==> design.v <==
`timescale 1ns / 1ps
module CPU_Set(
    input CLK,
	 input reset,
	 input [15:0]camera,
	 input [15:0] move_command,
	 input [15:0] data_out,
	 output reg [23:0] memory_location,
	 output reg [15:0] memory_input,
	 output reg [127:0] display,
	 output reg write_memory
    );
    parameter [14:0] termination_line = 15'd22;
	 parameter [4:0] stall = 5'd0;
    parameter [4:0] store = 5'd1;
    parameter [4:0] add = 5'd2;
    parameter [4:0] sub = 5'd3;
    parameter [4:0] move = 5'd4;
    parameter [4:0] sll = 5'd5;
    parameter [4:0] srl = 5'd6;
    parameter [4:0] load_hi_reg = 5'd7;
    parameter [4:0] load_lo_reg = 5'd8;
    parameter [4:0] jump = 5'd9;
    parameter [4:0] set_servo = 5'd10;
    parameter [4:0] load_cam = 5'd11;
    parameter [4:0] move_buffer = 5'd12;
    parameter [4:0] bne = 5'd13;
    parameter [4:0] beq = 5'd14;
    parameter [4:0] slt = 5'd15;
    parameter [4:0] AND = 5'd16;
    parameter [4:0] OR = 5'd17;
    parameter [4:0] NOT = 5'd18;
    parameter [4:0] load = 5'd19;
    parameter [4:0] loadl = 5'd20;
    parameter [4:0] storel = 5'd21;
    parameter [1:0] phase0 = 2'b00;
    parameter [1:0] phase1 = 2'b01;
    parameter [1:0] phase2 = 2'b10;
    parameter [2:0] reg0 = 3'b000;
    parameter [2:0] reg1 = 3'b001;
    parameter [2:0] reg2 = 3'b010;
    parameter [2:0] reg3 = 3'b011;
    parameter [2:0] reg4 = 3'b100;
    parameter [2:0] reg5 = 3'b101;
    parameter [2:0] reg6 = 3'b110;    
	 reg [15:0] word;
	 reg [14:0] pc_counter;
	 reg [7:0] right_servo;  
	 reg [7:0] left_servo;
	 reg [7:0] hi_part;
	 reg [2:0] reg_to_store;
	 reg [1:0] phase;
	 reg memory_flag;
	 reg memory_ready;
	 reg load_store;  
	 reg [15:0] r0;
	 reg [15:0] r1;
	 reg [15:0] r2;
	 reg [15:0] r3;
	 reg [15:0] r4;
	 reg [15:0] r5;
	 reg [15:0] r6;
	 reg [15:0] r7;
	 reg [15:0] tempA;
	 reg [15:0] tempB;
	 reg [10:0] jump_amount;  
	 always@(posedge CLK)
	 begin 
		if(reset)
		begin
			word <= 16'b0;
			pc_counter <= 15'b0;
			right_servo <= 8'b0;
			left_servo <= 8'b0;
			hi_part <= 8'b0;
			reg_to_store <= 3'b0;
			phase <= 2'b11;
			memory_flag <= 1'b0;
			memory_ready <= 1'b0;
			write_memory <= 1'b0;
			load_store <= 1'b1;
			r0 <= 16'b0;
			r1 <= 16'b0;
			r2 <= 16'b0;
			r3 <= 16'b0;
			r4 <= 16'b0;
			r5 <= 16'b0;
			r6 <= 16'b0;
			r7 <= 16'b0;
			jump_amount <= 11'b0;
			memory_location <= 24'b0;
			memory_input <= 16'b0;
			display <= 128'b0;
		end
		else
		begin
		if(pc_counter > termination_line )
            phase <= phase0;
		else
			phase <= phase + 1'b1;	
        case(phase) 
            phase0:
            begin 
					word <= data_out;
					if(memory_flag)
					begin
					  case(reg_to_store)
							reg0: memory_input <= r0;
							reg1:	memory_input <= r1;
							reg2:	memory_input <= r2;
							reg3:	memory_input <= r3;
							reg4:	memory_input <= r4;
							reg5:	memory_input <= r5;
							reg6:	memory_input <= r6;
							default: memory_input <= r7;
					  endcase	
					  memory_ready <= 1'b1;
					end
					else if(data_out[15:11] == loadl)
					begin
						memory_location <= {16'b0, data_out[7:0]};
						memory_ready <= 1'b1;
						reg_to_store <= data_out[10:8];
						load_store <= 1'b1;
					end
					else if(data_out[15:11] == storel)
					begin
						memory_location <= {16'b0, data_out[7:0]};
						memory_ready <= 1'b1;
						load_store <= 1'b0;
						write_memory <= 1'b1;
						case(data_out[10:8])
							reg0: memory_input <= r0;
							reg1:	memory_input <= r1;
							reg2:	memory_input <= r2;
							reg3:	memory_input <= r3;
							reg4:	memory_input <= r4;
							reg5:	memory_input <= r5;
							reg6:	memory_input <= r6;
							default: memory_input <= r7;
					  endcase	
					end
            end
            phase1:
            begin
                if(memory_flag)
                begin
                  write_memory <= ~(load_store);
						memory_location <= {hi_part,word};
						hi_part <= 1'b0;
						memory_flag <= 1'b0;
                end
                else 
                begin
						case(word[15:11])  
							load:
							begin
								 memory_flag <= 1'b1;
								 load_store <= 1'b1;
								 reg_to_store <= word[10:8];
								 hi_part <= word[7:0];
							end
							store:
							begin
								 memory_flag <= 1'b1;
								 load_store <= 1'b0;
								 reg_to_store <= word[10:8];
								 hi_part <= word[7:0];
							end
							add:
							begin
								 case(word[7:5]) 
									  reg0: tempA = r0; 
									  reg1: tempA = r1; 
									  reg2: tempA = r2; 
									  reg3: tempA = r3; 
									  reg4: tempA = r4; 
									  reg5: tempA = r5; 
									  reg6: tempA = r6; 
									  default: tempA = r7;
								 endcase					
								 case(word[4:2]) 
									  reg0: tempB = r0; 
									  reg1: tempB = r1; 
									  reg2: tempB = r2; 
									  reg3: tempB = r3; 
									  reg4: tempB = r4; 
									  reg5: tempB = r5; 
									  reg6: tempB = r6; 
									  default: tempB = r7;
								 endcase					
								 case(word[10:8]) 
									  reg0: r0 <= tempA + tempB;  
									  reg1: r1 <= tempA + tempB;
									  reg2: r2 <= tempA + tempB;
									  reg3: r3 <= tempA + tempB;
									  reg4: r4 <= tempA + tempB;
									  reg5: r5 <= tempA + tempB;
									  reg6: r6 <= tempA + tempB;
									  default: r7 <= tempA + tempB;
								 endcase					
							end
							sub:
							begin
								 case(word[7:5]) 
									  reg0: tempA = r0; 
									  reg1: tempA = r1; 
									  reg2: tempA = r2; 
									  reg3: tempA = r3; 
									  reg4: tempA = r4; 
									  reg5: tempA = r5; 
									  reg6: tempA = r6; 
									  default: tempA = r7;
								 endcase					
								 case(word[4:2]) 
									  reg0: tempB= r0; 
									  reg1: tempB = r1; 
									  reg2: tempB = r2; 
									  reg3: tempB = r3; 
									  reg4: tempB = r4; 
									  reg5: tempB = r5; 
									  reg6: tempB = r6; 
									  default: tempB = r7;
								 endcase					
								 case(word[10:8]) 
									  reg0: r0 <= tempA - tempB;  
									  reg1: r1 <= tempA - tempB;
									  reg2: r2 <= tempA - tempB;
									  reg3: r3 <= tempA - tempB;
									  reg4: r4 <= tempA - tempB;
									  reg5: r5 <= tempA - tempB;
									  reg6: r6 <= tempA - tempB;
									  default: r7 <= tempA - tempB;
								 endcase
							end
							move:
							begin
								 case(word[7:5]) 
									  reg0: tempA = r0; 
									  reg1: tempA = r1; 
									  reg2: tempA = r2; 
									  reg3: tempA = r3; 
									  reg4: tempA = r4; 
									  reg5: tempA = r5; 
									  reg6: tempA = r6; 
									  default: tempA = r7;
								 endcase					
								 case(word[10:8]) 
									  reg0: r0 <= tempA;
									  reg1: r1 <= tempA;
									  reg2: r2 <= tempA;
									  reg3: r3 <= tempA;
									  reg4: r4 <= tempA;
									  reg5: r5 <= tempA;
									  reg6: r6 <= tempA;
									  default: r7 <= tempA;
								 endcase
							end
							sll:
							begin
								 case(word[7:5]) 
									  reg0: tempA = r0 << word[4:1]; 
									  reg1: tempA = r1 << word[4:1]; 
									  reg2: tempA = r2 << word[4:1]; 
									  reg3: tempA = r3 << word[4:1]; 
									  reg4: tempA = r4 << word[4:1]; 
									  reg5: tempA = r5 << word[4:1]; 
									  reg6: tempA = r6 << word[4:1]; 
									  default: tempA = r7 << word[4:1];
								 endcase					
								 case(word[10:8]) 
									  reg0: r0 <= tempA;
									  reg1: r1 <= tempA;
									  reg2: r2 <= tempA;
									  reg3: r3 <= tempA;
									  reg4: r4 <= tempA;
									  reg5: r5 <= tempA;
									  reg6: r6 <= tempA;
									  default: r7 <= tempA;
								 endcase
							end
							srl:
							begin
								 case(word[7:5]) 
									  reg0: tempA = r0 >> word[4:1]; 
									  reg1: tempA = r1 >> word[4:1]; 
									  reg2: tempA = r2 >> word[4:1]; 
									  reg3: tempA = r3 >> word[4:1]; 
									  reg4: tempA = r4 >> word[4:1]; 
									  reg5: tempA = r5 >> word[4:1]; 
									  reg6: tempA = r6 >> word[4:1]; 
									  default: tempA = r7 >> word[4:1];
								 endcase					
								 case(word[10:8]) 
									  reg0: r0 <= tempA;
									  reg1: r1 <= tempA;
									  reg2: r2 <= tempA;
									  reg3: r3 <= tempA;
									  reg4: r4 <= tempA;
									  reg5: r5 <= tempA;
									  reg6: r6 <= tempA;
									  default: r7 <= tempA;
								 endcase
							end
							load_hi_reg:
							begin
								 case(word[10:8]) 
									  reg0: r0[15:8] <= word[7:0];
									  reg1: r1[15:8] <= word[7:0];
									  reg2: r2[15:8] <= word[7:0];
									  reg3: r3[15:8] <= word[7:0];
									  reg4: r4[15:8] <= word[7:0];
									  reg5: r5[15:8] <= word[7:0];
									  reg6: r6[15:8] <= word[7:0];
									  default: r7[15:8] <= word[7:0];
								 endcase
							end
							load_lo_reg:
							begin
								 case(word[10:8]) 
									  reg0: r0[7:0] <= word[7:0];
									  reg1: r1[7:0] <= word[7:0];
									  reg2: r2[7:0] <= word[7:0];
									  reg3: r3[7:0] <= word[7:0];
									  reg4: r4[7:0] <= word[7:0];
									  reg5: r5[7:0] <= word[7:0];
									  reg6: r6[7:0] <= word[7:0];
									  default: r7[7:0] <= word[7:0];
								 endcase
							end
							jump:
							begin
								 jump_amount <= word[10:0];
							end
							set_servo:
							begin
								 case(word[10:8]) 
									  reg0:
									  begin
											right_servo <= r0[7:0];
											left_servo <= r0[15:8];
									  end
									  reg1:
									  begin
											right_servo <= r1[7:0];
											left_servo <= r1[15:8];
									  end
									  reg2:
									  begin
											right_servo <= r2[7:0];
											left_servo <= r2[15:8];
									  end
									  reg3:
									  begin
											right_servo <= r3[7:0];
											left_servo <= r3[15:8];
									  end
									  reg4:
									  begin
											right_servo <= r4[7:0];
											left_servo <= r4[15:8];
									  end
									  reg5:
									  begin
											right_servo <= r5[7:0];
											left_servo <= r5[15:8];
									  end
									  reg6:
									  begin
											right_servo <= r6[7:0];
											left_servo <= r6[15:8];
									  end
									  default:
									  begin
											right_servo <= r7[7:0];
											left_servo <= r7[15:8];
									  end
								 endcase
							end
							load_cam:
							begin
								 case(word[10:8]) 
									  reg0: r0 <= camera;
									  reg1: r1 <= camera;
									  reg2: r2 <= camera;
									  reg3: r3 <= camera;
									  reg4: r4 <= camera;
									  reg5: r5 <= camera;
									  reg6: r6 <= camera;
									  default: r7 <= camera;
								 endcase
							end
							move_buffer:
							begin
								 case(word[10:8]) 
									  reg0: r0 <= move_command;
									  reg1: r1 <= move_command;
									  reg2: r2 <= move_command;
									  reg3: r3 <= move_command;
									  reg4: r4 <= move_command;
									  reg5: r5 <= move_command;
									  reg6: r6 <= move_command;
									  default: r7 <= move_command;
								 endcase
							end
							bne:
							begin
								 case(word[10:8]) 
									  reg0: tempA = r0; 
									  reg1: tempA = r1; 
									  reg2: tempA = r2; 
									  reg3: tempA = r3; 
									  reg4: tempA = r4; 
									  reg5: tempA = r5; 
									  reg6: tempA = r6; 
									  default: tempA = r7;
								 endcase					
								 case(word[7:5]) 
									  reg0: tempB= r0; 
									  reg1: tempB = r1; 
									  reg2: tempB = r2; 
									  reg3: tempB = r3; 
									  reg4: tempB = r4; 
									  reg5: tempB = r5; 
									  reg6: tempB = r6; 
									  default: tempB = r7;
								 endcase		
								 if(tempA != tempB)
								 begin
									  jump_amount <= {6'b0, word[4:0]};
								 end
								 else
								 begin
									  jump_amount <= 11'b0;
								 end
							end
							beq:
							begin
								 case(word[10:8]) 
									  reg0: tempA = r0; 
									  reg1: tempA = r1; 
									  reg2: tempA = r2; 
									  reg3: tempA = r3; 
									  reg4: tempA = r4; 
									  reg5: tempA = r5; 
									  reg6: tempA = r6; 
									  default: tempA = r7;
								 endcase					
								 case(word[7:5]) 
									  reg0: tempB = r0; 
									  reg1: tempB = r1; 
									  reg2: tempB = r2; 
									  reg3: tempB = r3; 
									  reg4: tempB = r4; 
									  reg5: tempB = r5; 
									  reg6: tempB = r6; 
									  default: tempB = r7;
								 endcase		
								 if(tempA == tempB)
								 begin
									  jump_amount <= {6'b0 , word[4:0]};
								 end
								 else
								 begin
									  jump_amount <= 11'b0;
								 end
							end
							slt:
							begin
								 case(word[7:5]) 
									  reg0: tempA = r0; 
									  reg1: tempA = r1; 
									  reg2: tempA = r2; 
									  reg3: tempA = r3; 
									  reg4: tempA = r4; 
									  reg5: tempA = r5; 
									  reg6: tempA = r6; 
									  default: tempA = r7;
								 endcase					
								 case(word[4:2]) 
									  reg0: tempB = r0; 
									  reg1: tempB = r1; 
									  reg2: tempB = r2; 
									  reg3: tempB = r3; 
									  reg4: tempB = r4; 
									  reg5: tempB = r5; 
									  reg6: tempB = r6; 
									  default: tempB = r7;
								 endcase		
								 case(word[10:8]) 
									  reg0: r0 <= tempA < tempB;
									  reg1: r1 <= tempA < tempB;
									  reg2: r2 <= tempA < tempB;
									  reg3: r3 <= tempA < tempB;
									  reg4: r4 <= tempA < tempB;
									  reg5: r5 <= tempA < tempB;
									  reg6: r6 <= tempA < tempB;
									  default: r7 <= tempA < tempB;
								 endcase
							end
							AND:
							begin
								 case(word[7:5]) 
									  reg0: tempA = r0; 
									  reg1: tempA = r1; 
									  reg2: tempA = r2; 
									  reg3: tempA = r3; 
									  reg4: tempA = r4; 
									  reg5: tempA = r5; 
									  reg6: tempA = r6; 
									  default: tempA = r7;
								 endcase					
								 case(word[4:2]) 
									  reg0: tempB = r0; 
									  reg1: tempB = r1; 
									  reg2: tempB = r2; 
									  reg3: tempB = r3; 
									  reg4: tempB = r4; 
									  reg5: tempB = r5; 
									  reg6: tempB = r6; 
									  default: tempB = r7;
								 endcase		
								 case(word[10:8]) 
									  reg0: r0 <= tempA & tempB;
									  reg1: r1 <= tempA & tempB;
									  reg2: r2 <= tempA & tempB;
									  reg3: r3 <= tempA & tempB;
									  reg4: r4 <= tempA & tempB;
									  reg5: r5 <= tempA & tempB;
									  reg6: r6 <= tempA & tempB;
									  default: r7 <= tempA & tempB;
								 endcase
							end
							OR:
							begin
								 case(word[7:5]) 
									  reg0: tempA = r0; 
									  reg1: tempA = r1; 
									  reg2: tempA = r2; 
									  reg3: tempA = r3; 
									  reg4: tempA = r4; 
									  reg5: tempA = r5; 
									  reg6: tempA = r6; 
									  default: tempA = r7;
								 endcase					
								 case(word[4:2]) 
									  reg0: tempB = r0; 
									  reg1: tempB = r1; 
									  reg2: tempB = r2; 
									  reg3: tempB = r3; 
									  reg4: tempB = r4; 
									  reg5: tempB = r5; 
									  reg6: tempB = r6; 
									  default: tempB = r7;
								 endcase		
								 case(word[10:8]) 
									  reg0: r0 <= tempA | tempB;
									  reg1: r1 <= tempA | tempB;
									  reg2: r2 <= tempA | tempB;
									  reg3: r3 <= tempA | tempB;
									  reg4: r4 <= tempA | tempB;
									  reg5: r5 <= tempA | tempB;
									  reg6: r6 <= tempA | tempB;
									  default: r7 <= tempA | tempB;
								 endcase
							end
							NOT:
							begin
								 case(word[7:5]) 
									  reg0: tempA = r0; 
									  reg1: tempA = r1; 
									  reg2: tempA = r2; 
									  reg3: tempA = r3; 
									  reg4: tempA = r4; 
									  reg5: tempA = r5; 
									  reg6: tempA = r6; 
									  default: tempA = r7;
								 endcase
								 case(word[10:8]) 
									  reg0: r0 <= ~(tempA);
									  reg1: r1 <= ~(tempA);
									  reg2: r2 <= ~(tempA);
									  reg3: r3 <= ~(tempA);
									  reg4: r4 <= ~(tempA);
									  reg5: r5 <= ~(tempA);
									  reg6: r6 <= ~(tempA);
									  default: r7 <= ~(tempA);
								 endcase
							end
							storel:
							begin
								write_memory <= 1'b0;
							end
							default:
							begin
							end
						endcase
               end
            end
            phase2:
				begin
					write_memory <= 1'b0;
					if (memory_ready && load_store)
					begin
						memory_ready <= 1'b0;
						case(reg_to_store)
							reg0: r0 <= data_out;
							reg1:	r1 <= data_out;
							reg2:	r2 <= data_out;
							reg3:	r3 <= data_out;
							reg4:	r4 <= data_out;
							reg5:	r5 <= data_out;
							reg6:	r6 <= data_out;
							default: r7 <= data_out;
						endcase
					end
					if(jump_amount > 1'b0)
					begin
						if(jump_amount[0] == 1'b1)
						begin
							memory_location <= {9'b0,pc_counter - jump_amount[10:1]};
							pc_counter <= pc_counter - jump_amount[10:1];
						end
						else
						begin
							memory_location <= {9'b0,pc_counter + jump_amount[10:1]};
							pc_counter <= pc_counter + jump_amount[10:1];
						end
						jump_amount <= 11'b0;
					end
					else
					begin
						memory_location <= {9'b0,pc_counter + 1'b1};
						pc_counter <= pc_counter + 1'b1;
					end
				end
            default:  
            begin
					display <= {r7,r6,r5,r4,r3,r2,r1,r0};
            end				
        endcase
	 end
		end
endmodule
==> run.sh <==
#!/bin/bash
# the make line also repeats each setting of config.mk as NAME=value (left out here)
make -C /OpenROAD-flow-scripts/flow DESIGN_CONFIG=/design/flow/config.mk WORK_HOME=/design/flow/orfs CLKGATE_MAP_FILE= finish
==> config.mk <==
export PLATFORM = sky130hd
export DESIGN_NAME = CPU_Set
export DESIGN_NICKNAME = CPU_Set
export VERILOG_FILES = /design/flow/design.v
export SDC_FILE = /design/flow/constraint.sdc
export NUM_CORES = 4
export LEC_CHECK = 0
export CAP_MARGIN = 20
export CORE_MARGIN = 2
export CORE_UTILIZATION = 8
export SLEW_MARGIN = 20
==> constraint.sdc <==
create_clock -name core_clock -period 14.2 [get_ports {CLK}]
set_input_delay 2.8400 -clock core_clock [delete_from_list [all_inputs] [get_ports {CLK}]]
set_output_delay 2.8400 -clock core_clock [all_outputs]
set_load 0.01 [all_outputs]
==> notes.md, run 1 <==
impl run done, here's what came out: Die W around 600 microns, Power Dens Cells 217 nW/um^2, Root Buffer clkbuf_16, Final Routed Wirelength between 150 and 200 mm, Async S/R FF share, synth 0, GP Congestion around 1.1, Hold WC Path Type reg2reg, OpenROAD warnings around 70, Core Density at Floorplan 0.0805, CP Capture Point r5[11]$_SDFFE_PP0P_, R2R Setup Slk between 7 and 8 ns, die height between 500 and 600 microns, Latency at later pin 0.64 ns, Seq pwr share 0.272, number of fill cells in the layout about 40000, Routed Antenna Nets 0, simple-gate area share of the yosys netlist 0.205, worst path bufs/invs 4, largest net degree at the start of global routing 125, Core Footprint approximately 350000 sq um, xor/xnor share 0.0160, Complex Gates by Area 0.269, Tmin final approximately 6.6 ns, crit-path max FO between 50 and 60, syn avg cell area 7.74 sq um, first-pass GRT wire length 259 mm, TritonCTS buffer count between 40 and 50, DR vias roughly 32000, count leader, synth nor2_1, Hold Crit Start memory_location[8]$_SDFFE_PP0P_, yosys cell count between 3000 and 4000, RSZ-0062 raised after global routing no, CTS resizes 0, Slowest-stage cell, CP o21ai_1, Post-synth top cells 412 x nor2_1, 355 x dfxtp_1, 281 x clkbuf_1, Place WS 7.67 ns, Buffers on Ports 218, Adder Area Share 0.0322, crit path kind reg2reg, CTS tree yes, I/O pins ~220, Die Area 354000 sq um, post-synth cell types ~97, ys flops roughly 360, status no timing/DRC/antenna violations, Top logic family AND-OR/OR-AND gates, main flop type dfxtp_1, chip area in the Yosys report ~28000 sq um, Total Routing Usage GR 0.104, crit path cell chain buf_4 > and3_1 > buf_4 > a31oi_1 > a41o_1 > inv_1 > ha_1 > inv_1 > o311ai_0 > a221o_1 > o21ai_0 > xnor2_1 > a221oi_1 > o211ai_1 > o21ai_1 > o21ai_0, Clock Tree Buf Depth 3, area grow syn2layout 31.9%, P_leak roughly 0.011 uW, Tcrit/Tclk final 0.465, Worst Hold Depth 2, clk sink count between 300 and 400, worst clock skew 0.0541 ns, Avg WL per Cell 23.5 microns, Mapped Cells about 3600, Post-CTS Hold Fix Bufs 0, Setup WS post-layout between 7 and 8 ns, vias in the first global route about 29000, worst slew pin tran between 1 and 1.5 ns, vias per cell approximately 3.9, Clock power frac 0.151, final setup vio count 0, Seq share, synth 0.254, first-pass iteration count of the detailed router 9, Pwr top combinational logic, top cells by area, synth dfxtp_1 25%, mux2i_1 8.6%, nor2_1 5.5%, Mapped Area 27900 sq um, DRC Markers 0, setup bufs post-CTS 0, Net Switching ~4500 uW, nets@finish between 3000 and 4000, crit end category flip-flop, Max-slew headroom 0.140, worst vdd ir around 0.00012 V, TNS Setup 0 ns, FF-to-FF path depth 16, initial antenna violation count 37, H-tree depth reported by CTS 2, crit start category flip-flop, Comb power frac 0.578, synthesized net count between 3000 and 4000, critical path's top delay family AND-OR/OR-AND gates, number of enable flip-flop cells 0, Crit path largest cell delay between 0.9 and 1 ns, total sequential power around 2200 uW, Clk pin slew, worst setup/hold paths 0.06 ns, yosys warns 1, max-slew violations 0, Pint about 3500 uW, Multiplexer share 0.156, endpoints failing hold 0, crit path DRT 14.66 ns, DP HPWL 147 mm, Top cell area share 0.254, Switching Share 0.558, achievable frequency ~150 MHz, max-cap violation count 0, Levels on crit path 16, gr ovfl total 0, CP Data Arrival Time between 7 and 8 ns, # rows around 220, R2R Path Start word[6]$_SDFFE_PP0P_, area leader, netlist dfxtp_1, first-iteration detailed-routing DRC count 5494, Logic power comb approximately 4600 uW, R2R Path End r5[11]$_SDFFE_PP0P_, P_clk about 1200 uW, Hold Crit Endpoint memory_location[8]$_SDFFE_PP0P_, worst setup path startpoint word[6]$_SDFFE_PP0P_
-- metal layers --
metal | track usage | vias up | share of wire
li1 | - | 13500 | -
met5 | 0 | - | 0.00096
met2 | 0.150 | 2558 | 0.40
met1 | 0.135 | 15600 | 0.41
met3 | 0.0355 | 601 | 0.12
met4 | 0.0566 | 28 | 0.066
-- cell type report --
| type | instances | area, sq um | share of cell area |
|---|---|---|---|
| repair buffers | 332 | 3060 | 0.0829 |
| clock inverters | 23 | 308 | 0.00835 |
| diodes | 20 | 50.0 | 0.00136 |
| flip-flops and latches | 355 | 7130 | 0.193 |
| multi-input cells | 2772 | 19000 | 0.516 |
| well taps | 4578 | 5730 | 0.155 |
| clock buffers | 58 | 1220 | 0.0332 |
| inverters | 89 | 337 | 0.00913 |
-- per-stage QoR --
step	total power, uW	cell area, sq um	cells	hold slack [ns]	util
2_1_floorplan	4360	27900	3610	0.447	-
3_3_place_gp	6560	35200	8123	0.445	0.101
3_5_place_dp	6520	35200	8123	0.445	0.102
4_1_cts	7750	36800	8204	0.452	0.106
5_1_grt	8220	36800	8208	0.471	0.106
6_report	7990	36900	8227	0.450	0.106
==> run 2, diff against run 1 <==
CAP_MARGIN = 15   (was 20)
CELL_PAD_IN_SITES_DETAIL_PLACEMENT = 1   (was unset)
CELL_PAD_IN_SITES_GLOBAL_PLACEMENT = 3   (was unset)
CORE_UTILIZATION = 60   (was 8)
CTS_CLUSTER_DIAMETER = 91   (was unset)
CTS_CLUSTER_SIZE = 51   (was unset)
SLEW_MARGIN = 15   (was 20)
clock period = 10.0 ns   (was 14.2 ns; I/O delays follow)
==> run 2 against run 1 <==
The flow now stops in global placement without I/O (3_1_place_gp_skip_io); synthesized cell count stayed put; die area down 86%; area after synthesis unchanged.
==> notes.md, run 2 <==
run results: Adder Area Share 0.0322 (unchanged), post-synth cell types 97 (unchanged), Multiplexer share 0.156 (unchanged), area leader, netlist dfxtp_1 (unchanged), die height 220 microns (was 595 microns), Core Footprint 46300 sq um (was 347000 sq um), main flop type dfxtp_1 (unchanged), Post-synth top cells 412 x nor2_1, 355 x dfxtp_1, 281 x clkbuf_1 (unchanged), Seq share, synth 0.254 (unchanged), Die Area 48300 sq um (was 354000 sq um), top cells by area, synth dfxtp_1 25%, mux2i_1 8.6%, nor2_1 5.5% (unchanged), Top logic family AND-OR/OR-AND gates (unchanged), Fail Step global placement without I/O (3_1_place_gp_skip_io), count leader, synth nor2_1 (unchanged), Complex Gates by Area 0.269 (unchanged), simple-gate area share of the yosys netlist 0.205 (unchanged), Top cell area share 0.254 (unchanged), Die W 220 microns (was 595 microns), status aborted with a tool error (was no timing/DRC/antenna violations), Core Density at Floorplan 0.604 (was 0.0805), yosys warns 1 (unchanged), ys flops 355 (unchanged), # rows 79 (was 216), synthesized net count 3730 (unchanged), Run Error [ERROR GPL-0301] Utilization 133.979 % exceeds 100%., syn avg cell area 7.74 sq um (unchanged), number of enable flip-flop cells 0 (unchanged), yosys cell count 3610 (unchanged), Async S/R FF share, synth 0 (unchanged), xor/xnor share 0.0160 (unchanged), Mapped Cells 3610 (unchanged), chip area in the Yosys report 27900 sq um (unchanged), Mapped Area 27900 sq um (unchanged)
==> run 3, diff against run 2 <==
CAP_MARGIN = 20   (was 15)
CELL_PAD_IN_SITES_DETAIL_PLACEMENT = unset   (was 1)
CELL_PAD_IN_SITES_GLOBAL_PLACEMENT = 2   (was 3)
CORE_UTILIZATION = 33   (was 60)
CTS_CLUSTER_DIAMETER = unset   (was 91)
SLEW_MARGIN = 20   (was 15)
==> run 3 against run 2 <==
The run now finishes clean; synthesized cell count stayed put; area after synthesis stayed put; die area is 80% higher.
==> notes.md, run 3 <==
impl run done, here's what came out: crit end category flip-flop, DR vias 31900, largest net degree at the start of global routing approximately 120, vias per cell 6.65, Post-synth top cells 412 x nor2_1, 355 x dfxtp_1, 281 x clkbuf_1 (unchanged), Hold Crit Endpoint memory_location[16]$_SDFFE_PP0P_, Clock Tree Buf Depth 3, Root Buffer clkbuf_16, DRC Markers 0, Complex Gates by Area 0.269 (unchanged), CP Data Arrival Time about 6.8 ns, setup bufs post-CTS 0, simple-gate area share of the yosys netlist 0.205 (unchanged), post-synth cell types 97 (unchanged), crit path cell chain buf_4 > and3_1 > buf_4 > a31oi_1 > a41o_1 > inv_1 > ha_1 > inv_1 > a21oi_1 > o21bai_1 > a2111oi_0 > o41ai_1 > a22oi_1 > a21boi_0 > o41ai_2 > o21ai_0, critical path's top delay family AND-OR/OR-AND gates, chip area in the Yosys report 27900 sq um (unchanged), Pwr top combinational logic, Clock power frac 0.137, R2R Setup Slk between 3 and 4 ns, worst vdd ir 0.000177 V, endpoints failing hold 0, Clk pin slew, worst setup/hold paths 0.06 ns, Adder Area Share 0.0322 (unchanged), # rows 106 (was 79), Die Area 87000 sq um (was 48300 sq um), FF-to-FF path depth 16, CTS resizes 0, clk sink count between 300 and 400, Core Footprint 83700 sq um (was 46300 sq um), FF+latch area between 7000 and 8000 sq um, Latency at later pin ~0.61 ns, syn avg cell area 7.74 sq um (unchanged), Max-slew headroom 0.0890, Switching Share 0.564, final setup vio count 0, top cells by area, synth dfxtp_1 25%, mux2i_1 8.6%, nor2_1 5.5% (unchanged), Buffers on Ports 218, nets@finish ~3700, placed cells roughly 4700, Hold WS about 0.45 ns, TNS Setup 0 ns, P_leak 0.0114 uW, Worst Hold Depth 2, Tcrit/Tclk final 0.634, H-tree depth reported by CTS 2, P_clk about 1600 uW, CTS tree yes, xor/xnor share 0.0160 (unchanged), Tmin final ~6.3 ns, R2R Path End r5[10]$_SDFFE_PP0P_, crit start category flip-flop, Seq share, synth 0.254 (unchanged), Logic area roughly 19000 sq um, TritonCTS buffer count 44, crit path DRT 10.43 ns, status no timing/DRC/antenna violations (was aborted with a tool error), Hold Crit Start memory_location[16]$_SDFFE_PP0P_, Net Switching roughly 6500 uW, worst slew pin tran around 1.3 ns, worst clock skew roughly 0.035 ns, Hold WC Path Type reg2reg, Mapped Area 27900 sq um (unchanged), Mapped Cells 3610 (unchanged), main flop type dfxtp_1 (unchanged), Logic power comb approximately 7000 uW, Post-CTS Hold Fix Bufs 0, first-iteration detailed-routing DRC count approximately 4600, Die W 295 microns (was 220 microns), achievable frequency about 160 MHz, gr ovfl total 0, first-pass GRT wire length ~240 mm, Top cell area share 0.254 (unchanged), Routed Antenna Nets 0, Top logic family AND-OR/OR-AND gates (unchanged), Final Routed Wirelength approximately 180 mm, Power Dens Cells 351 nW/um^2, DP HPWL between 100 and 150 mm, Levels on crit path 16, die height 295 microns (was 220 microns), initial antenna violation count 15, worst setup path startpoint word[7]$_SDFFE_PP0P_, yosys warns 1 (unchanged), Pint 4990 uW, count leader, synth nor2_1 (unchanged), Async S/R FF share, synth 0 (unchanged), area leader, netlist dfxtp_1 (unchanged), R2R Path Start word[7]$_SDFFE_PP0P_, vias in the first global route about 30000, synthesized net count 3730 (unchanged), crit-path max FO around 67, Total Routing Usage GR 0.392, total sequential power around 2900 uW, first-pass iteration count of the detailed router 6, worst path bufs/invs 4, RSZ-0062 raised after global routing no, Post-Layout Cell Count approximately 4800, area grow syn2layout 16.6%, Core Density at Floorplan 0.334 (was 0.604), yosys cell count 3610 (unchanged), Comb power frac 0.612, Seq pwr share 0.251, CP Capture Point r5[10]$_SDFFE_PP0P_, number of enable flip-flop cells 0 (unchanged), Avg WL per Cell between 30 and 40 microns, I/O pins 219, OpenROAD warnings roughly 66, crit path kind reg2reg, max-cap violation count 0, number of fill cells in the layout 8649, Crit path largest cell delay roughly 0.96 ns, Multiplexer share 0.156 (unchanged), ys flops 355 (unchanged), max-slew violations 0, GP Congestion 1.07, Slowest-stage cell, CP dfxtp_4
## run 3: metrics by stage
step | total power (uW) | area, sq um | util | setup slack, ns
4_1_cts | 11100 | 32500 | 0.389 | 3.89
6_report | 11400 | 32600 | 0.389 | 3.66
5_1_grt | 11700 | 32600 | 0.389 | 3.41
2_1_floorplan | 6200 | 27900 | - | 5.00
3_5_place_dp | 9520 | 31200 | 0.373 | 3.92
3_3_place_gp | 9520 | 31200 | 0.372 | 4.00
## run 3: layout make-up
type | count | area share
antenna | 5 | 0.000384
clock buffer | 61 | 0.0376
clock inverter | 12 | 0.00392
inverter | 89 | 0.0103
multi-input combinational | 2772 | 0.584
sequential | 355 | 0.219
tap | 1134 | 0.0436
timing repair buffer | 364 | 0.101
## run 3: routing by layer
metal,part of all wire,track usage,up-vias
met5,0.00031,0,-
met4,0.073,0.243,8
met3,0.10,0.0985,541
li1,-,-,13500
met2,0.43,0.592,2173
met1,0.39,0.501,15700
==> run 4, diff against run 3 <==
ABC_AREA = 1   (was unset)
CELL_PAD_IN_SITES_GLOBAL_PLACEMENT = unset   (was 2)
CORE_UTILIZATION = 68   (was 33)
CTS_CLUSTER_SIZE = unset   (was 51)
clock period = 4.26 ns   (was 10.0 ns; I/O delays follow)
==> run 4 against run 3 <==
The run now fails in global routing (5_1_grt); die area fell by 55%; area after synthesis fell by 9.2%; synthesized cell count rose by 11%.
==> notes.md, run 4 <==
run results: Post-synth top cells 795 x nand2_1, 521 x inv_1, 419 x a21oi_1 (was 412 x nor2_1, 355 x dfxtp_1, 281 x clkbuf_1), Run Error [ERROR GRT-0116] Global routing finished with congestion. Check the congestion regions in the DRC Viewer., Die W 197 microns (was 295 microns), Adder Area Share 0.0354 (was 0.0322), synthesized net count 4124 (was 3730), I/O pins 219 (unchanged), Root Buffer clkbuf_16 (unchanged), main flop type dfxtp_1 (unchanged), Complex Gates by Area 0.301 (was 0.269), die height 197 microns (was 295 microns), Top logic family AND-OR/OR-AND gates (unchanged), Mapped Area 25400 sq um (was 27900 sq um), Die Area 38900 sq um (was 87000 sq um), yosys warns 1 (unchanged), number of enable flip-flop cells 0 (unchanged), syn avg cell area 6.34 sq um (was 7.74 sq um), Fail Step global routing (5_1_grt), Seq share, synth 0.280 (was 0.254), Async S/R FF share, synth 0 (unchanged), Mapped Cells 4004 (was 3610), chip area in the Yosys report 25400 sq um (was 27900 sq um), Total Routing Usage GR 0.745, clk sink count 355 (unchanged), status aborted with a tool error (was no timing/DRC/antenna violations), gr ovfl total 28, Top cell area share 0.280 (was 0.254), count leader, synth nand2_1 (was nor2_1), # rows 70 (was 106), area leader, netlist dfxtp_1 (unchanged), TritonCTS buffer count 38 (was 44), Core Density at Floorplan 0.691 (was 0.334), ys flops 355 (unchanged), simple-gate area share of the yosys netlist 0.250 (was 0.205), Clock Tree Buf Depth 3 (unchanged), DP HPWL 96.3 mm (was 128 mm), Buffers on Ports 218 (unchanged), Core Footprint 36700 sq um (was 83700 sq um), yosys cell count 4004 (was 3610), post-synth cell types 63 (was 97), xor/xnor share 0.0142 (was 0.0160), Multiplexer share 0 (was 0.156), top cells by area, synth dfxtp_1 28%, nand2_1 12%, a21oi_1 8.3% (was dfxtp_1 25%, mux2i_1 8.6%, nor2_1 5.5%), H-tree depth reported by CTS 2 (unchanged), GP Congestion 1.57 (was 1.07), Placement Cell Area 28800 sq um (was 31200 sq um)
[run 4: stage by stage]
stage / power (uW) / setup slack [ns] / util / cells
4_1_cts: 25800 / 0.00408 / 0.824 / 4737
3_5_place_dp: 21900 / -0.420 / 0.784 / 4667
3_3_place_gp: 21400 / -0.199 / 0.784 / 4667
2_1_floorplan: 15100 / 0.128 / - / 4004
[run 4: metal layers]
metal	global-route usage	overflow
met5	0.308	0
met4	0.695	16
met3	0.623	1
met2	0.897	9
met1	0.752	2
[run 4: what timing repair did]
item | CTS
setup buffers | 1
resized | 32
endpoints found under the hold margin | 0
setup endpoints to repair | 83
hold buffers | 0
pin swaps | 7
==> run 5, diff against run 4 <==
CELL_PAD_IN_SITES_DETAIL_PLACEMENT = 0   (was unset)
CORE_ASPECT_RATIO = 1.35   (was unset)
CORE_UTILIZATION = 55   (was 68)
CTS_CLUSTER_DIAMETER = 112   (was unset)
CTS_CLUSTER_SIZE = 37   (was unset)
GPL_ROUTABILITY_DRIVEN = 0   (was unset)
GPL_TIMING_DRIVEN = 1   (was unset)
MAX_ROUTING_LAYER = met5   (was unset)
MIN_ROUTING_LAYER = met2   (was unset)
PLACE_DENSITY_LB_ADDON = 0.06   (was unset)
SETUP_SLACK_MARGIN = 0.46   (was unset)
SLEW_MARGIN = 10   (was 20)
TNS_END_PERCENT = 50   (was unset)
clock period = 6.59 ns   (was 4.26 ns; I/O delays follow)
==> run 5 against run 4 <==
The run again fails in global routing (5_1_grt); synthesized cell count unchanged; area after synthesis is the same; die area up 23%.
==> notes.md, run 5 <==
run results: count leader, synth nand2_1 (unchanged), Adder Area Share 0.0354 (unchanged), ys flops 355 (unchanged), Root Buffer clkbuf_16 (unchanged), syn avg cell area 6.34 sq um (unchanged), Complex Gates by Area 0.301 (unchanged), die height 254 microns (was 197 microns), I/O pins 219 (unchanged), Post-CTS Hold Fix Bufs 0 (unchanged), clk sink count 355 (unchanged), Buffers on Ports 218 (unchanged), Async S/R FF share, synth 0 (unchanged), Top logic family AND-OR/OR-AND gates (unchanged), Top cell area share 0.280 (unchanged), Mapped Cells 4004 (unchanged), chip area in the Yosys report 25400 sq um (unchanged), gr ovfl total between 1000 and 1500, top cells by area, synth dfxtp_1 28%, nand2_1 12%, a21oi_1 8.3% (unchanged), Place WS 1.19 ns (was -0.420 ns), number of enable flip-flop cells 0 (unchanged), xor/xnor share 0.0142 (unchanged), Die W 189 microns (was 197 microns), Multiplexer share 0 (unchanged), Clock Tree Buf Depth 3 (unchanged), synthesized net count 4124 (unchanged), # rows 91 (was 70), area leader, netlist dfxtp_1 (unchanged), status aborted with a tool error (unchanged), Mapped Area 25400 sq um (unchanged), H-tree depth reported by CTS 1 (was 2), TritonCTS buffer count 13 (was 38), yosys cell count 4004 (unchanged), Run Error [ERROR GRT-0116] Global routing finished with congestion. Check the congestion regions in the DRC Viewer. (unchanged), main flop type dfxtp_1 (unchanged), Total Routing Usage GR 0.955, post-synth cell types 63 (unchanged), DP HPWL 96.0 mm (was 96.3 mm), Fail Step global routing (5_1_grt) (unchanged), Core Density at Floorplan 0.556 (was 0.691), setup bufs post-CTS 0 (was 1), Core Footprint 45700 sq um (was 36700 sq um), yosys warns 1 (unchanged), Seq share, synth 0.280 (unchanged), Die Area 47900 sq um (was 38900 sq um), CTS resizes 0 (was 32), simple-gate area share of the yosys netlist 0.250 (unchanged), Post-synth top cells 795 x nand2_1, 521 x inv_1, 419 x a21oi_1 (unchanged)
run 5: per-layer routing:
metal / overflow / GRT usage
met1: - / -
met2: 286 / 0.944
met3: 644 / 1.02
met4: 231 / 0.878
met5: 103 / 0.926
run 5: stage by stage:
| stage | cells | cell area (sq um) | hold slack [ns] |
|---|---|---|---|
| after CTS | 4650 | 28000 | 0.478 |
| after detailed placement | 4634 | 27600 | 0.458 |
| after global placement | 4634 | 27600 | 0.454 |
| after floorplan | 4004 | 25400 | 0.457 |
==> run 6, diff against run 5 <==
ABC_AREA = unset   (was 1)
CAP_MARGIN = 5   (was 20)
CELL_PAD_IN_SITES_DETAIL_PLACEMENT = unset   (was 0)
CORE_ASPECT_RATIO = unset   (was 1.35)
CORE_UTILIZATION = 40   (was 55)
CTS_CLUSTER_DIAMETER = unset   (was 112)
CTS_CLUSTER_SIZE = unset   (was 37)
GPL_ROUTABILITY_DRIVEN = unset   (was 0)
GPL_TIMING_DRIVEN = unset   (was 1)
MAX_ROUTING_LAYER = met4   (was met5)
MIN_ROUTING_LAYER = unset   (was met2)
PLACE_DENSITY_LB_ADDON = unset   (was 0.06)
SETUP_SLACK_MARGIN = unset   (was 0.46)
SLEW_MARGIN = 20   (was 10)
TNS_END_PERCENT = unset   (was 50)
clock period = 10.0 ns   (was 6.59 ns; I/O delays follow)
==> run 6 against run 5 <==
Now clean on timing, DRC and antenna; die area increased by 50%; area after synthesis up 10%; synthesized cell count down 9.8%.
==> notes.md, run 6 <==
impl run done, here's what came out: status no timing/DRC/antenna violations (was aborted with a tool error), crit start category flip-flop, endpoints failing hold 0, OpenROAD warnings approximately 60, top cells by area, synth dfxtp_1 25%, mux2i_1 8.6%, nor2_1 5.5% (was dfxtp_1 28%, nand2_1 12%, a21oi_1 8.3%), Crit path largest cell delay ~1.0 ns, Avg WL per Cell ~34 microns, syn avg cell area 7.74 sq um (was 6.34 sq um), DR vias ~31000, count leader, synth nor2_1 (was nand2_1), Total Routing Usage GR 0.424, first-iteration detailed-routing DRC count roughly 5300, worst path bufs/invs 2, Multiplexer share 0.156 (was 0), CP Capture Point r7[12]$_SDFFE_PP0P_, number of enable flip-flop cells 0 (unchanged), Mapped Area 27900 sq um (was 25400 sq um), DP HPWL 111 mm (was 96.0 mm), DRC Markers 0, Mapped Cells 3610 (was 4004), GP Congestion 1.08, TNS Setup 0 ns, crit path DRT 10.40 ns, Slowest-stage cell, CP a31oi_1, Seq pwr share 0.276, die height 268 microns (was 254 microns), largest net degree at the start of global routing ~95, Tcrit/Tclk final 0.628, Hold WC Path Type reg2reg, Hold WS 0.447 ns, R2R Path End r7[12]$_SDFFE_PP0P_, setup bufs post-CTS 0 (unchanged), worst clock skew slightly above 0.02 ns, Clock power frac 0.140, xor/xnor share 0.0160 (was 0.0142), main flop type dfxtp_1 (unchanged), initial antenna violation count 10, Top cell area share 0.254 (was 0.280), Clock Tree Buf Depth 3 (unchanged), area grow syn2layout 14.4%, Net Switching between 5000 and 6000 uW, ys flops 355 (unchanged), Seq share, synth 0.254 (was 0.280), post-synth cell types 97 (was 63), crit path kind reg2reg, simple-gate area share of the yosys netlist 0.205 (was 0.250), Pint around 5000 uW, Post-synth top cells 412 x nor2_1, 355 x dfxtp_1, 281 x clkbuf_1 (was 795 x nand2_1, 521 x inv_1, 419 x a21oi_1), Die W 268 microns (was 189 microns), achievable frequency ~160 MHz, Top logic family AND-OR/OR-AND gates (unchanged), Clk pin slew, worst setup/hold paths around 0.06 ns, P_clk 1500 uW, Core Density at Floorplan 0.406 (was 0.556), number of fill cells in the layout roughly 6900, R2R Setup Slk roughly 3.7 ns, worst vdd ir 0.000152 V, first-pass GRT wire length 214 mm, worst setup path startpoint word[6]$_SDFFE_PP0P_, Core Footprint 68800 sq um (was 45700 sq um), FF-to-FF path depth 14, Root Buffer clkbuf_16 (unchanged), Routed Antenna Nets 0, Latency at later pin slightly below 0.6 ns, I/O pins 219 (unchanged), Max-slew headroom 0.115, yosys cell count 3610 (was 4004), CP Data Arrival Time roughly 6.7 ns, total sequential power about 3000 uW, Pwr top combinational logic, Worst Hold Depth 2, RSZ-0062 raised after global routing no, Levels on crit path 14, Die Area 72000 sq um (was 47900 sq um), FF+latch area 7130 sq um, synthesized net count 3730 (was 4124), first-pass iteration count of the detailed router 9, # rows 96 (was 91), Hold Crit Endpoint memory_location[21]$_SDFFE_PP0P_, R2R Path Start word[6]$_SDFFE_PP0P_, clk sink count 355 (unchanged), Comb power frac 0.584, max-cap violation count 0, area leader, netlist dfxtp_1 (unchanged), Post-CTS Hold Fix Bufs 0 (unchanged), nets@finish approximately 3700, Hold Crit Start memory_location[21]$_SDFFE_PP0P_, vias in the first global route 28500, P_leak 0.0112 uW, crit path cell chain clkinv_1 > a22oi_1 > o211ai_1 > o21ai_1 > inv_1 > ha_1 > or4_1 > or4_1 > a31oi_1 > nor3_1 > nor3_1 > nand4_1 > a31oi_1 > o21ai_0, H-tree depth reported by CTS 2 (was 1), vias per cell ~6.9, CTS tree yes, crit end category flip-flop, Async S/R FF share, synth 0 (unchanged), chip area in the Yosys report 27900 sq um (was 25400 sq um), Complex Gates by Area 0.269 (was 0.301), final setup vio count 0, Power Dens Cells 336 nW/um^2, worst slew pin tran 1.31 ns, Logic area between 15000 and 20000 sq um, Final Routed Wirelength between 150 and 200 mm, Logic power comb between 6000 and 7000 uW, Adder Area Share 0.0322 (was 0.0354), Buffers on Ports 218 (unchanged), gr ovfl total 0, Tmin final roughly 6.3 ns, CTS resizes 0 (unchanged), TritonCTS buffer count 40 (was 13), Switching Share 0.546, max-slew violations 0, yosys warns 1 (unchanged), crit-path max FO 45, critical path's top delay family AND-OR/OR-AND gates
## run 6: metal layers
metal / track usage / vias to the layer above / wire length, microns
met3: 0.118 / 599 / 19100
met2: 0.588 / 2365 / 62200
met5: - / - / 0
met1: 0.531 / 15100 / 58300
met4: 0.291 / 0 / 12900
li1: - / 13400 / -
## run 6: metrics by stage
| stage | setup slack [ns] | utilization | cell area (sq um) | instances | power (uW) |
|---|---|---|---|---|---|
| floorplan | 5.00 | - | 27900 | 3610 | 6200 |
| global placement | 4.14 | 0.444 | 30600 | 4468 | 8860 |
| detailed placement | 4.05 | 0.445 | 30600 | 4468 | 8840 |
| CTS | 4.02 | 0.464 | 31900 | 4539 | 10300 |
| global route | 3.54 | 0.464 | 32000 | 4549 | 11000 |
| finish | 3.72 | 0.465 | 32000 | 4552 | 10700 |
## run 6: cell type report
type	count	area share
Multi-Input combinational cell	2772	0.595
Sequential cell	355	0.223
Timing Repair Buffer	321	0.0922
Clock buffer	62	0.0396
Tap cell	931	0.0364
Inverter	89	0.0105
Clock inverter	9	0.00207
Antenna cell	13	0.00102
==> run 7, diff against run 6 <==
ABC_AREA = 1   (was unset)
CAP_MARGIN = 20   (was 5)
CELL_PAD_IN_SITES_GLOBAL_PLACEMENT = 1   (was unset)
CORE_ASPECT_RATIO = 0.59   (was unset)
CORE_MARGIN = 4   (was 2)
CORE_UTILIZATION = 63   (was 40)
CTS_CLUSTER_SIZE = 37   (was unset)
GPL_ROUTABILITY_DRIVEN = 1   (was unset)
GPL_TIMING_DRIVEN = 1   (was unset)
HOLD_SLACK_MARGIN = 0.19   (was unset)
MIN_ROUTING_LAYER = met2   (was unset)
PLACE_DENSITY_LB_ADDON = 0.06   (was unset)
SETUP_SLACK_MARGIN = 1.49   (was unset)
SLEW_MARGIN = 25   (was 20)
TNS_END_PERCENT = 15   (was unset)
clock period = 5.31 ns   (was 10.0 ns; I/O delays follow)
==> run 7 against run 6 <==
Die area fell by 39%; area after synthesis down 9.2%; the run now fails in global placement without I/O (3_1_place_gp_skip_io); synthesized cell count increased by 11%.
==> notes.md, run 7 <==
run results: Mapped Area 25400 sq um (was 27900 sq um), post-synth cell types 63 (was 97), syn avg cell area 6.34 sq um (was 7.74 sq um), Core Footprint 39700 sq um (was 68800 sq um), Run Error [ERROR FLW-0024] Place density exceeds 1.0 (current PLACE_DENSITY_LB_ADDON =  0.06). Please check if the value of  PLACE_DENSITY_LB_ADDON is between 0 and 0.99., Mapped Cells 4004 (was 3610), ys flops 355 (unchanged), Die Area 43700 sq um (was 72000 sq um), Core Density at Floorplan 0.639 (was 0.406), yosys cell count 4004 (was 3610), simple-gate area share of the yosys netlist 0.250 (was 0.205), Multiplexer share 0 (was 0.156), Post-synth top cells 795 x nand2_1, 521 x inv_1, 419 x a21oi_1 (was 412 x nor2_1, 355 x dfxtp_1, 281 x clkbuf_1), synthesized net count 4124 (was 3730), main flop type dfxtp_1 (unchanged), Seq share, synth 0.280 (was 0.254), area leader, netlist dfxtp_1 (unchanged), Top logic family AND-OR/OR-AND gates (unchanged), xor/xnor share 0.0142 (was 0.0160), yosys warns 1 (unchanged), Die W 269 microns (was 268 microns), Adder Area Share 0.0354 (was 0.0322), die height 162 microns (was 268 microns), Top cell area share 0.280 (was 0.254), Async S/R FF share, synth 0 (unchanged), count leader, synth nand2_1 (was nor2_1), chip area in the Yosys report 25400 sq um (was 27900 sq um), # rows 56 (was 96), number of enable flip-flop cells 0 (unchanged), top cells by area, synth dfxtp_1 28%, nand2_1 12%, a21oi_1 8.3% (was dfxtp_1 25%, mux2i_1 8.6%, nor2_1 5.5%), status aborted with a tool error (was no timing/DRC/antenna violations), Complex Gates by Area 0.301 (was 0.269), Fail Step global placement without I/O (3_1_place_gp_skip_io)
==> run 8, diff against run 7 <==
CELL_PAD_IN_SITES_DETAIL_PLACEMENT = 0   (was unset)
CORE_ASPECT_RATIO = 0.5   (was 0.59)
CORE_MARGIN = 2   (was 4)
CORE_UTILIZATION = 16   (was 63)
CTS_CLUSTER_DIAMETER = 232   (was unset)
CTS_CLUSTER_SIZE = 16   (was 37)
GPL_ROUTABILITY_DRIVEN = unset   (was 1)
HOLD_SLACK_MARGIN = unset   (was 0.19)
MAX_ROUTING_LAYER = unset   (was met4)
MIN_ROUTING_LAYER = unset   (was met2)
PLACE_DENSITY_LB_ADDON = 0.26   (was 0.06)
SETUP_SLACK_MARGIN = 0.08   (was 1.49)
SLEW_MARGIN = 20   (was 25)
TNS_END_PERCENT = 30   (was 15)
clock period = 9.71 ns   (was 5.31 ns; I/O delays follow)
==> run 8 against run 7 <==
Synthesized cell count stayed put; area after synthesis stayed put; die area went up to 3.7 times the previous value; now clean on timing, DRC and antenna.
==> notes.md, run 8 <==
impl run done, here's what came out: achievable frequency 148 MHz, R2R Path End r0[12]$_SDFFE_PP0P_, Total Routing Usage GR 0.231, count leader, synth nand2_1 (unchanged), die height 286 microns (was 162 microns), Max-slew headroom 0.175, Latency at later pin ~0.66 ns, Avg WL per Cell 31.7 microns, Top cell area share 0.280 (unchanged), R2R Path Start word[2]$_SDFFE_PP0P_, first-iteration detailed-routing DRC count between 4000 and 5000, Multiplexer share 0 (unchanged), Pwr top combinational logic, Post-CTS Hold Fix Bufs 0, crit start category flip-flop, Die W 567 microns (was 269 microns), Final Routed Wirelength between 150 and 200 mm, first-pass GRT wire length ~260 mm, DR vias between 30000 and 40000, first-pass iteration count of the detailed router 5, P_leak around 0.012 uW, Levels on crit path 26, Tmin final between 6 and 7 ns, nets@finish roughly 4200, DP HPWL approximately 150 mm, TNS Setup 0 ns, area grow syn2layout 20.5%, Hold WC Path Type reg2reg, Tcrit/Tclk final 0.694, Seq pwr share 0.209, initial antenna violation count 32, worst setup path startpoint word[2]$_SDFFE_PP0P_, Core Density at Floorplan 0.161 (was 0.639), crit end category flip-flop, Power Dens Cells 390 nW/um^2, I/O pins around 220, xor/xnor share 0.0142 (unchanged), Root Buffer clkbuf_16, CP Data Arrival Time 7.29 ns, max-slew violations 0, Core Footprint 158000 sq um (was 39700 sq um), gr ovfl total 0, post-synth cell types 63 (unchanged), # rows 103 (was 56), yosys warns 1 (unchanged), final setup vio count 0, area leader, netlist dfxtp_1 (unchanged), worst path bufs/invs 6, critical path's top delay family simple AND/OR/NAND/NOR gates, Logic power comb between 8000 and 9000 uW, status no timing/DRC/antenna violations (was aborted with a tool error), Pint ~4600 uW, Post-synth top cells 795 x nand2_1, 521 x inv_1, 419 x a21oi_1 (unchanged), crit path DRT 10.26 ns, Seq share, synth 0.280 (unchanged), fin util 0.194, top cells by area, synth dfxtp_1 28%, nand2_1 12%, a21oi_1 8.3% (unchanged), Worst Hold Depth 2, Mapped Area 25400 sq um (unchanged), setup bufs post-CTS 0, Slowest-stage cell, CP a22oi_1, total sequential power ~2500 uW, endpoints failing hold 0, ys flops 355 (unchanged), Buffers on Ports 218, clk sink count around 360, Mapped Cells 4004 (unchanged), syn avg cell area 6.34 sq um (unchanged), FF-to-FF path depth 26, crit-path max FO 30, R2R Setup Slk 2.97 ns, vias in the first global route between 20000 and 30000, Top logic family AND-OR/OR-AND gates (unchanged), worst slew pin tran around 1.2 ns, main flop type dfxtp_1 (unchanged), largest net degree at the start of global routing ~210, Switching Share 0.614, Clk pin slew, worst setup/hold paths around 0.1 ns, CTS tree yes, Hold Crit Start memory_location[23]$_SDFFE_PP0P_, Comb power frac 0.697, DRC Markers 0, P_clk approximately 1100 uW, H-tree depth reported by CTS 1, crit path kind reg2reg, CP Capture Point r0[12]$_SDFFE_PP0P_, synthesized net count 4124 (unchanged), Routed Antenna Nets 0, max-cap violation count 0, simple-gate area share of the yosys netlist 0.250 (unchanged), Complex Gates by Area 0.301 (unchanged), worst vdd ir about 0.00022 V, TritonCTS buffer count 26, yosys cell count 4004 (unchanged), Net Switching ~7300 uW, worst clock skew 0.0410 ns, Clock Tree Buf Depth 3, CTS resizes 0, Async S/R FF share, synth 0 (unchanged), RSZ-0062 raised after global routing no, Hold Crit Endpoint memory_location[23]$_SDFFE_PP0P_, vias per cell roughly 5, OpenROAD warnings around 64, Clock power frac 0.094, Adder Area Share 0.0354 (unchanged), Crit path largest cell delay 0.89 ns, Die Area 162000 sq um (was 43700 sq um), GP Congestion around 1.0, number of enable flip-flop cells 0 (unchanged), chip area in the Yosys report 25400 sq um (unchanged)
## run 8: final cells by class
| cell class | instances | area, sq um |
|---|---|---|
| fillers | 18000 | 127000 |
| multi-input cells | 2868 | 15300 |
| flip-flops and latches | 355 | 7110 |
| repair buffers | 293 | 2760 |
| well taps | 2100 | 2630 |
| inverters | 557 | 2100 |
| clock buffers | 27 | 676 |
| diodes | 7 | 17.5 |
| clock inverters | 2 | 16.3 |
## run 8: routing by layer
layer,vias to the layer above,GRT usage,share of wire
met4,18,0.0844,0.043
met1,15800,0.325,0.45
met3,361,0.0491,0.091
met2,1870,0.345,0.42
met5,-,0,0.00057
li1,13900,-,-
## run 8: stage by stage
stage	worst slack, ns	hold WS (ns)	instance area (sq um)	cells	power [uW]
after floorplan	5.58	0.457	25400	4004	6620
after global placement	3.05	0.455	29800	6173	10600
after detailed placement	3.25	0.456	29900	6173	10500
after CTS	3.24	0.472	30500	6202	11700
after global routing	2.57	0.495	30500	6202	12500
final	2.97	0.469	30600	6209	11900
==> run 9, diff against run 8 <==
CAP_MARGIN = 0   (was 20)
CELL_PAD_IN_SITES_DETAIL_PLACEMENT = unset   (was 0)
CELL_PAD_IN_SITES_GLOBAL_PLACEMENT = unset   (was 1)
CORE_ASPECT_RATIO = 0.69   (was 0.5)
CORE_UTILIZATION = 72   (was 16)
CTS_CLUSTER_DIAMETER = unset   (was 232)
CTS_CLUSTER_SIZE = 10   (was 16)
GPL_TIMING_DRIVEN = unset   (was 1)
PLACE_DENSITY = 0.4   (was unset)
PLACE_DENSITY_LB_ADDON = unset   (was 0.26)
SETUP_SLACK_MARGIN = unset   (was 0.08)
TNS_END_PERCENT = 10   (was 30)
clock period = 3.96 ns   (was 9.71 ns; I/O delays follow)
==> run 9 against run 8 <==
The run now fails in global routing (5_1_grt); area after synthesis is the same; synthesized cell count unchanged; die area down 77%.
==> notes.md, run 9 <==
run results: Seq share, synth 0.280 (unchanged), Post-synth top cells 795 x nand2_1, 521 x inv_1, 419 x a21oi_1 (unchanged), GP Congestion 1.50 (was 1.02), xor/xnor share 0.0142 (unchanged), Clock Tree Buf Depth 3 (unchanged), placed cells 4829 (was 6173), TritonCTS buffer count 42 (was 26), syn avg cell area 6.34 sq um (unchanged), Mapped Cells 4004 (unchanged), yosys warns 1 (unchanged), clk sink count 355 (unchanged), simple-gate area share of the yosys netlist 0.250 (unchanged), Complex Gates by Area 0.301 (unchanged), status aborted with a tool error (was no timing/DRC/antenna violations), Post-CTS Hold Fix Bufs 0 (unchanged), DP HPWL 105 mm (was 152 mm), Top cell area share 0.280 (unchanged), # rows 57 (was 103), Core Density at Floorplan 0.726 (was 0.161), H-tree depth reported by CTS 2 (was 1), chip area in the Yosys report 25400 sq um (unchanged), post-synth cell types 63 (unchanged), main flop type dfxtp_1 (unchanged), I/O pins 219 (unchanged), top cells by area, synth dfxtp_1 28%, nand2_1 12%, a21oi_1 8.3% (unchanged), Root Buffer clkbuf_16 (unchanged), Core Footprint 34900 sq um (was 158000 sq um), number of enable flip-flop cells 0 (unchanged), die height 160 microns (was 286 microns), Die Area 36800 sq um (was 162000 sq um), Top logic family AND-OR/OR-AND gates (unchanged), Buffers on Ports 218 (unchanged), Multiplexer share 0 (unchanged), Die W 230 microns (was 567 microns), synthesized net count 4124 (unchanged), yosys cell count 4004 (unchanged), Run Error [ERROR GRT-0116] Global routing finished with congestion. Check the congestion regions in the DRC Viewer., count leader, synth nand2_1 (unchanged), Total Routing Usage GR 0.914, ys flops 355 (unchanged), gr ovfl total between 300 and 400, Adder Area Share 0.0354 (unchanged), Fail Step global routing (5_1_grt), Mapped Area 25400 sq um (unchanged), area leader, netlist dfxtp_1 (unchanged), Async S/R FF share, synth 0 (unchanged)
==> run 9: layer usage <==
metal,global-route usage,overflow
met1,0.920,42
met2,0.982,104
met3,0.880,62
met4,0.855,92
met5,0.714,13
==> run 9: timing repair <==
action | 4_1_cts
buffers inserted | 2
pin swaps | 12
resized | 73
setup endpoints to repair | 128
==> run 9: stage by stage <==
step | setup slack, ns | setup TNS [ns] | power, uW | instance area (sq um)
detailed placement | -0.501 | -18.65 | 25200 | 30000
global placement | -0.397 | -3.29 | 24400 | 30000
CTS | -0.0191 | -0.0570 | 29600 | 31500
floorplan | 0.0640 | 0 | 16200 | 25400
==> run 10, diff against run 9 <==
CAP_MARGIN = 20   (was 0)
CORE_ASPECT_RATIO = unset   (was 0.69)
CORE_UTILIZATION = 45   (was 72)
CTS_CLUSTER_DIAMETER = 395   (was unset)
CTS_CLUSTER_SIZE = unset   (was 10)
PLACE_DENSITY = unset   (was 0.4)
TNS_END_PERCENT = unset   (was 10)
clock period = 3.82 ns   (was 3.96 ns; I/O delays follow)
==> run 10 against run 9 <==
Synthesized cell count is the same; area after synthesis is the same; now fails the layout checks on setup timing; die area grew 58%.
==> notes.md, run 10 <==
impl run done, here's what came out: Tmin final just under 4 ns, final setup vio count between 60 and 70, count leader, synth nand2_1 (unchanged), worst slew pin tran between 1 and 1.5 ns, Pwr top combinational logic, Mapped Cells 4004 (unchanged), crit path DRT 4.27 ns, vias per cell 6.41, met1 GRT Util 0.652, synthesized net count 4124 (unchanged), Tcrit/Tclk final 1.04, Adder Area Share 0.0354 (unchanged), Clock power frac 0.112, area grow syn2layout 39.7%, chip area in the Yosys report 25400 sq um (unchanged), post-route cell area about 35000 sq um, max-cap violation count 0, Levels on crit path 20, Final Routed Wirelength 161 mm, CTS tree yes, Hold Crit Start memory_location[8]$_SDFFE_PP0P_, Logic power comb 26600 uW, simple-gate area share of the yosys netlist 0.250 (unchanged), GRT met3 Usage 0.274, Total Routing Usage GR 0.532, M2 GR Usage 0.716, fin util 0.632, number of enable flip-flop cells 0 (unchanged), max-slew violations 0, Die Area 58300 sq um (was 36800 sq um), achievable frequency around 250 MHz, nets@finish a little under 5000, ys flops 355 (unchanged), R2R Path End r4[15]$_SDFFE_PP0P_, Hold WC Path Type reg2reg, OpenROAD warnings slightly below 70, crit path kind reg2reg, Clk pin slew, worst setup/hold paths 0.06 ns, P_leak approximately 0.016 uW, worst clock skew between 0.03 and 0.04 ns, Slowest-stage cell, CP o22ai_1, Async S/R FF share, synth 0 (unchanged), Complex Gates by Area 0.301 (unchanged), syn avg cell area 6.34 sq um (unchanged), Worst Hold Depth 2, DRC Markers 0, critical path's top delay family simple AND/OR/NAND/NOR gates, worst vdd ir ~0.0018 V, GP Congestion 1.17 (was 1.50), DP HPWL 125 mm (was 105 mm), Clock Tree Buf Depth 3 (unchanged), yosys cell count 4004 (unchanged), Avg WL per Cell around 30 microns, SO Viols setup timing, R2R Setup Slk -0.13 ns, total sequential power around 6200 uW, area leader, netlist dfxtp_1 (unchanged), TritonCTS buffer count 41 (was 42), post-synth cell types 63 (unchanged), crit start category flip-flop, Comb power frac 0.722, Design Power approximately 37000 uW, main flop type dfxtp_1 (unchanged), Post-CTS Hold Fix Bufs 0 (unchanged), CP Data Arrival Time between 4 and 5 ns, Seq pwr share 0.167, die height 241 microns (was 160 microns), gr ovfl total 0, crit end category flip-flop, Top cell area share 0.280 (unchanged), RSZ-0062 raised after global routing yes, status finished with violations (was aborted with a tool error), Post-synth top cells 795 x nand2_1, 521 x inv_1, 419 x a21oi_1 (unchanged), Latency at later pin 0.61 ns, Die W 241 microns (was 230 microns), GRT busiest layer met2, worst path bufs/invs 6, CP Capture Point r4[15]$_SDFFE_PP0P_, endpoints failing hold 0, xor/xnor share 0.0142 (unchanged), Place WS -0.480 ns (was -0.501 ns), Hold Crit Endpoint memory_location[8]$_SDFFE_PP0P_, Root Buffer clkbuf_16 (unchanged), clk sink count 355 (unchanged), yosys warns 1 (unchanged), R2R Path Start word[5]$_SDFFE_PP0P_, Placement Cell Area 32300 sq um (was 30000 sq um), P_clk 4120 uW, worst setup path startpoint word[5]$_SDFFE_PP0P_, first-iteration detailed-routing DRC count roughly 6700, Switching Share 0.536, Buffers on Ports 218 (unchanged), Pint 17100 uW, Core Footprint 56100 sq um (was 34900 sq um), crit path cell chain buf_4 > nand3_2 > buf_4 > buf_4 > o22ai_1 > a221oi_2 > nand2_1 > nand2_2 > inv_1 > ha_2 > buf_4 > nor4_2 > nand4_1 > nand2_2 > a21oi_2 > o21ai_1 > nand4_1 > nand2_2 > buf_12 > a21oi_1, initial antenna violation count 2, DR vias ~35000, Routed Antenna Nets 0, # rows 87 (was 57), Power Dens Cells 1040 nW/um^2, Net Switching 19800 uW, vias in the first global route around 31000, Setup WS post-layout -0.134 ns, largest net degree at the start of global routing 257, crit-path max FO 8, Crit path top cell by count buf_4, I/O pins 219 (unchanged), Max-slew headroom 0.282, Core Density at Floorplan 0.452 (was 0.726), first-pass GRT wire length 222 mm, first-pass iteration count of the detailed router 10, Seq share, synth 0.280 (unchanged), H-tree depth reported by CTS 2 (unchanged), FF-to-FF path depth 20, Multiplexer share 0 (unchanged), Mapped Area 25400 sq um (unchanged), top cells by area, synth dfxtp_1 28%, nand2_1 12%, a21oi_1 8.3% (unchanged), Crit path largest cell delay around 0.4 ns, Top logic family AND-OR/OR-AND gates (unchanged)
[run 10: routing by layer]
metal,routed length (microns),share of wire
met5,185,0.0011
met3,27400,0.17
met2,60400,0.38
met1,58400,0.36
met4,14600,0.090
[run 10: stage by stage]
stage          TNS, ns  hold WS [ns]  std cells
5_1_grt         -15.89         0.490       5468
3_3_place_gp    -27.09         0.453       5351
6_report         -2.90         0.466       5473
4_1_cts         -0.211         0.465       5440
2_1_floorplan        0         0.457       4004
3_5_place_dp    -33.65         0.456       5351
[run 10: cell type report]
| type | count | area [sq um] |
|---|---|---|
| fillers | 5157 | 20600 |
| multi-input cells | 2868 | 16600 |
| repair buffers | 860 | 7320 |
| flip-flops and latches | 355 | 7130 |
| inverters | 557 | 2110 |
| clock buffers | 56 | 1170 |
| well taps | 756 | 946 |
| clock inverters | 16 | 206 |
| diodes | 5 | 12.5 |
[run 10: what timing repair did]
action / in CTS / in global routing
buffers inserted: 16 / 29
cloned: 1 / 0
pin swaps: 53 / 88
gates resized: 166 / 191
setup endpoints to repair: 128 / 140
No activity file was given, so power comes from the tool's default toggle rates.
